Setup of v22:
==> flow/design.v (excerpt) <==
module buck_v1_0 #(
  parameter model_data_width = 25,
  parameter model_decimal_width = 16
)(
  input aclk, 
  input resetn, 
  input clock_enable,
  input pwm, 
  input signed [model_data_width-1:0] input_voltage,
  input signed [model_data_width-1:0] period_inductor,
  input signed [model_data_width-1:0] period_capacitor,
  input signed [model_data_width-1:0] inverse_resistor,
  output reg signed [model_data_width-1:0] inductor_current,
  output signed [model_data_width-1:0] capacitor_current,
  output signed [model_data_width-1:0] output_current,
  output reg signed [model_data_width-1:0] output_voltage  
);
For scale: about 8600 cells after synthesis, ~50 flip-flops, roughly 200 I/O pins.
==> flow/config.mk <==
export PLATFORM = sky130hd
export DESIGN_NAME = buck_v1_0
export DESIGN_NICKNAME = buck_v1_0
export VERILOG_FILES = /design/flow/design.v
export SDC_FILE = /design/flow/constraint.sdc
export NUM_CORES = 4
export LEC_CHECK = 0
export ABC_AREA = 1
export CAP_MARGIN = 20
export CORE_MARGIN = 2
export CORE_UTILIZATION = 71
export CTS_CLUSTER_DIAMETER = 271
export CTS_CLUSTER_SIZE = 36
export HOLD_SLACK_MARGIN = 0.29
export MAX_ROUTING_LAYER = met4
export PLACE_DENSITY_LB_ADDON = 0.11
export SETUP_SLACK_MARGIN = -0.69
export SLEW_MARGIN = 20
==> flow/constraint.sdc <==
create_clock -name core_clock -period 14.3 [get_ports {aclk}]
set_input_delay 2.8600 -clock core_clock [delete_from_list [all_inputs] [get_ports {aclk}]]
set_output_delay 2.8600 -clock core_clock [all_outputs]
set_load 0.01 [all_outputs]
run.sh (not shown) runs the stock make flow with config.mk's settings and CLKGATE_MAP_FILE=.
The final report for v22 shows a completed flow and a layout that fails verification, specifically setup timing.
Here is what was changed in the inputs of v41 compared with v22.
Settings: changing HOLD_SLACK_MARGIN from 0.29 to 0.3; removing PLACE_DENSITY_LB_ADDON (formerly 0.11); setting PLACE_DENSITY to 0.95 for the first time.
- v41 did not make it past global routing, where a tool error ended it.
- On clock sink count, v22 and v41 are basically level.
- Taking v41 as 1.0, v22 lands at 0.885 on post-cts resize count.
- Relative to v22, final HPWL from detailed placement increased by 12% in v41.
- From v22 to v41 the numbers moved as follows: post-CTS setup buffer count went up; final weighted congestion of routability-driven global placement went up; total cell area reported by yosys after synthesis did not really move.
- Comparing the two runs side by side, v41 comes out behind v22 on pre-CTS setup slack.
- Diff v41..v22 | post-placement cell area | negligible
> inputs changed (v41 -> v56)
Settings: clearing PLACE_DENSITY, which used to be 0.95; putting PLACE_DENSITY_LB_ADDON at 0.11 where nothing was set; clearing HOLD_SLACK_MARGIN, which used to be 0.3.
## What came out
v56 -> stages 100% | layout checks FAIL | setup timing
The quantity of gates resized following cts in v56 was lower than what v41 gave.
Per the comparison of v56 with v41, total die size was more or less identical; buffer depth of the longest clock path stayed essentially flat.
There was hardly any difference in post-synthesis async set-or-reset flop share between v41 and v56.
[inputs] v49 vs v56
Settings: swapping 271 for 155 in CTS_CLUSTER_DIAMETER; clearing PLACE_DENSITY_LB_ADDON, which used to be 0.11; swapping 71 for 72 in CORE_UTILIZATION; clearing SETUP_SLACK_MARGIN, which used to be -0.69; clearing CTS_CLUSTER_SIZE, which used to be 36; clearing ABC_AREA, which used to be 1; swapping 14.3 for 18.3 in the clock period (ns, I/O delays scaled along).
- [v49] estimated wirelength of the detail-placed design fell 24% relative to v56
- In the tables for v56 and v49, post-synthesis to final-layout area growth reads lower with v49.
- Compared to v56, the router laid down less metal wire for v49.
- v49 vs v56 — horizontal die size dropped by a few percent
- Count of clock-buffer cells in the layout ends up lower on v49.
- v49 ends up with a synthesized cell count that is 1376 lower than in v56.
- To summarise v49: no stage aborted, but the layout did not pass its checks, failing on setup timing.
Changes in v8 relative to v49:
Settings: swapping 72 for 40 in CORE_UTILIZATION; clearing CTS_CLUSTER_DIAMETER, which used to be 155; clearing MAX_ROUTING_LAYER, which used to be met4; swapping 18.3 for 25.4 in the clock period (ns, I/O delays scaled along).
--- outcome ---
In v49 the implementation completed, yet the final layout does not meet the checks, the culprit being setup timing.
v8 closes out successfully: all stages finished, all timing, DRC and antenna checks passed.
Compared with v49, in v8 finished layout cell area lower, global-route usage decreased 19 points, sum of met2 wire segment lengths after detailed routing neither gained nor lost much, number of synthesized register bits roughly the same, setup slack now sits higher.
Re DRC violation count after routing: no difference whatsoever between v8 and v49.
